==> flow/design.v (excerpt) <==
module sram_logger(
    input         CLK_48MHZ,
    input         RESET,           
    input         READ_CMD,
    input  [79:0] GEIG_DATA,
    input  [79:0] MAG_DATA,
    input  [31:0] SRAM_D_IN,
    output [17:0] SRAM_A,
    output [3:0]  SRAM_SRBS,
    output        SRAM_CE,
    output        SRAM_WE,
    output        SRAM_OE,
    output [15:0] SRAM_D_OUT,
    output        SRAM_D_OE,
    output [15:0] DATA_READ,
    output [17:0] W_ADDRESS,
    output        W_CHIP_SELECT,
    output [17:0] R_ADDRESS,
    output        R_CHIP_SELECT
);
For scale: about 560 flip-flops, ~25000 um^2 of cells after synthesis.
Settings: LEC_CHECK=0, CAP_MARGIN=20, CORE_MARGIN=2, CORE_UTILIZATION=58, SETUP_SLACK_MARGIN=0.49, SLEW_MARGIN=20; clock period 5.68 ns.
run.sh (not shown) runs the stock make flow with config.mk's settings and CLKGATE_MAP_FILE=.
The first run finished clean.
==> next run, changes <==
--- a/flow/config.mk
+++ b/flow/config.mk
@@ -8,5 +8,6 @@
 export CAP_MARGIN = 20
 export CORE_MARGIN = 2
-export CORE_UTILIZATION = 58
-export SETUP_SLACK_MARGIN = 0.49
+export CORE_UTILIZATION = 65
+export HOLD_SLACK_MARGIN = 0.3
+export SETUP_SLACK_MARGIN = -0.52
 export SLEW_MARGIN = 20
==> flow/constraint.sdc (replaced) <==
create_clock -name core_clock -period 5.42 [get_ports {CLK_48MHZ}]
set_input_delay 1.0840 -clock core_clock [delete_from_list [all_inputs] [get_ports {CLK_48MHZ}]]
set_output_delay 1.0840 -clock core_clock [all_outputs]
set_load 0.01 [all_outputs]
Result:
- The changed run reached the layout checks and failed them: negative setup slack
- worst hold slack is better by 0.0034 ns
- die area drops by 11%
- worst setup slack is worse by 0.79 ns
==> next run, changes <==
--- a/flow/config.mk
+++ b/flow/config.mk
@@ -8,6 +8,4 @@
 export CAP_MARGIN = 20
 export CORE_MARGIN = 2
-export CORE_UTILIZATION = 65
-export HOLD_SLACK_MARGIN = 0.3
-export SETUP_SLACK_MARGIN = -0.52
+export CORE_UTILIZATION = 52
 export SLEW_MARGIN = 20
==> flow/constraint.sdc (replaced) <==
create_clock -name core_clock -period 4.93 [get_ports {CLK_48MHZ}]
set_input_delay 0.9860 -clock core_clock [delete_from_list [all_inputs] [get_ports {CLK_48MHZ}]]
set_output_delay 0.9860 -clock core_clock [all_outputs]
set_load 0.01 [all_outputs]
=> Now the flow completed with no timing, DRC or antenna violations; clock-buffer cell count rises by 5; power rises by 15%; synthesized cell count is unchanged; clock power rose by about 20%; combinational power is higher by 15%; core utilization went down by 14 points; synthesized area is unchanged; cell count increases by 4.3%; setup slack improves by 0.36 ns.
==> next run, changes <==
--- a/flow/config.mk
+++ b/flow/config.mk
@@ -6,6 +6,9 @@
 export NUM_CORES = 4
 export LEC_CHECK = 0
-export CAP_MARGIN = 20
+export CAP_MARGIN = 15
 export CORE_MARGIN = 2
-export CORE_UTILIZATION = 52
+export CORE_UTILIZATION = 66
+export CTS_CLUSTER_SIZE = 53
+export SETUP_SLACK_MARGIN = 1.33
 export SLEW_MARGIN = 20
+export TNS_END_PERCENT = 55
==> flow/constraint.sdc (replaced) <==
create_clock -name core_clock -period 5.27 [get_ports {CLK_48MHZ}]
set_input_delay 1.0540 -clock core_clock [delete_from_list [all_inputs] [get_ports {CLK_48MHZ}]]
set_output_delay 1.0540 -clock core_clock [all_outputs]
set_load 0.01 [all_outputs]
Outcome: With this change the flow aborted during global routing (5_1_grt) on GRT-0232; die area fell by about a fifth; area after synthesis stays the same; synthesized cell count does not change.


Starting RTL as in the previous note.
Settings: LEC_CHECK=0, ABC_AREA=1, CAP_MARGIN=0, CELL_PAD_IN_SITES_GLOBAL_PLACEMENT=2, CORE_MARGIN=3, CORE_UTILIZATION=54, CTS_CLUSTER_SIZE=65, GPL_TIMING_DRIVEN=1, HOLD_SLACK_MARGIN=0.1, MAX_ROUTING_LAYER=met4, PLACE_DENSITY=0.52, SETUP_SLACK_MARGIN=2.24, SLEW_MARGIN=10, TNS_END_PERCENT=90; clock period 7.65 ns.
The first run never finished: it broke off in global placement without I/O (3_1_place_gp_skip_io) (GPL-0301).
Then changed:
- ABC_AREA: 1 -> not set
- CELL_PAD_IN_SITES_GLOBAL_PLACEMENT: 2 -> not set
- CORE_MARGIN: 3 -> 2
- CORE_UTILIZATION: 54 -> 68
- CTS_CLUSTER_SIZE: 65 -> 36
- GPL_TIMING_DRIVEN: 1 -> not set
- HOLD_SLACK_MARGIN: 0.1 -> not set
- MAX_ROUTING_LAYER: met4 -> not set
- PLACE_DENSITY: 0.52 -> not set
- SETUP_SLACK_MARGIN: 2.24 -> not set
- SLEW_MARGIN: 10 -> 20
- TNS_END_PERCENT: 90 -> not set
- clock period: 7.65 -> 4.83 ns (I/O delays scaled with it)
With this change the flow completed and failed the layout checks on negative setup slack. Synthesized area came out lower by 4.7%. Die area drops by 25%. Synthesized cell count shrinks by 24%.


build 74:
Starting RTL as in the previous note.
==> flow/config.mk <==
export PLATFORM = sky130hd
export DESIGN_NAME = sram_logger
export DESIGN_NICKNAME = sram_logger
export VERILOG_FILES = /design/flow/design.v
export SDC_FILE = /design/flow/constraint.sdc
export NUM_CORES = 4
export LEC_CHECK = 0
export ABC_AREA = 1
export CAP_MARGIN = 5
export CORE_MARGIN = 2
export CORE_UTILIZATION = 40
export GPL_ROUTABILITY_DRIVEN = 0
export GPL_TIMING_DRIVEN = 1
export HOLD_SLACK_MARGIN = -0.02
export SETUP_SLACK_MARGIN = 0.33
export SLEW_MARGIN = 20
==> flow/constraint.sdc <==
create_clock -name core_clock -period 9.53 [get_ports {CLK_48MHZ}]
set_input_delay 1.9060 -clock core_clock [delete_from_list [all_inputs] [get_ports {CLK_48MHZ}]]
set_output_delay 1.9060 -clock core_clock [all_outputs]
set_load 0.01 [all_outputs]
Per the final summary, build 74 finished and its layout is clean on timing, DRC and antenna.
--- input diff build 74..build 67 ---
- removing HOLD_SLACK_MARGIN (formerly -0.02)
- changing CAP_MARGIN from 5 to 20
- removing SETUP_SLACK_MARGIN (formerly 0.33)
- setting CTS_CLUSTER_SIZE to 95 for the first time
- removing GPL_TIMING_DRIVEN (formerly 1)
- changing CORE_UTILIZATION from 40 to 69
- removing GPL_ROUTABILITY_DRIVEN (formerly 0)
- changing the clock period (ns, I/O delays scaled along) from 9.53 to 4.93
## What came out
Build 67 finished every stage and its layout cleared the timing, design-rule and antenna checks.
Between build 74 and build 67, the number of antenna violations at the first check in global routing is lower for build 67.
met4 as the top metal layer carrying routed signals was reported by build 67, and met5 by build 74.
Tightest hold margin, build 74 and build 67: lower on build 67
Cmp build 74 and build 67 / sequential share of layout area / lower: build 67
In the reports for build 74 and build 67, the smaller total power belongs to build 74.
Diff build 74 -> build 67: register-to-register setup slack moved down; core utilization moved up.
Build 67 ends up with a layout clock buffer count that is 7 lower than in build 74.
The clock latency on the worst-skew pair of build 74 and that of build 67 are within noise of each other.
Per the comparison of build 67 with build 74, final area moved up, number of non-clock buffers picked up an extra 213, proportion of cell area spent on the clock network shrank by 1.1 points.
For build 74, the timing startpoint of the critical path was sram_interface_0.oe, unlike build 67, where it was sram_interface_0.srbs1.
diff inputs: build 67 => build 50
- CORE_UTILIZATION now 40, was 69
- HOLD_SLACK_MARGIN now -0.02, previously not set
- CAP_MARGIN now 5, was 20
- GPL_TIMING_DRIVEN now 0, previously not set
- ABC_AREA no longer set, was 1
- GPL_ROUTABILITY_DRIVEN now 0, previously not set
- CTS_CLUSTER_SIZE no longer set, was 95
- the clock period (ns, I/O delays scaled along) now 9.53, was 4.93
### Flow results
Going from build 67 to build 50, final area -about 4%, sequential fraction of the synthesis area +2.6 points, chip area in the Yosys report -about 4.7%, area enclosed by the die boundary +63%, peak fanout along the critical path +8.
| total power of the final layout | build 50 vs build 67 | 56% lower |
| global routing met1 resource utilization | build 50 vs build 67 | 26 points lower |
Taking build 67 as the reference, in build 50 worst setup slack went up; clock tree cell share of total cell area went up.
flip-flop to primary output as the worst setup path category was reported by build 67, and input port to flip-flop by build 50.
Number of tap instances: build 50 > build 67
Modified inputs, build 96 compared to build 50
- a change of CAP_MARGIN from 5 to 20
- a deleted GPL_TIMING_DRIVEN that had been 0
- a deleted GPL_ROUTABILITY_DRIVEN that had been 0
- a deleted HOLD_SLACK_MARGIN that had been -0.02
- a change of the clock period (ns, I/O delays scaled along) from 9.53 to 10.0
Results
Build 96: minimum hold slack is 75 ps lower than what build 50 reported.
Changes observed in build 96 relative to build 50: die extent in x about even, data required time at the worst endpoint decreased 2040 ps.
As far as detailed-route wire length per cell is concerned, build 96 and build 50 perform about the same.
Looking at top power consumer group, the sequential cells result is from build 96; the clock one comes from build 50.
Length of routed met2 wiring shrinks by a few percent when moving from build 50 to build 96.
From build 50 to build 96 the numbers moved as follows: multi-input gate share of the layout cell area shows an increase of 1.1 points, cell area down 2.9%, non-clock buffer count saw a decrease, via count moved down, combinational group share of total power roughly the same.
No activity file was given, so power comes from the tool's default toggle rates.
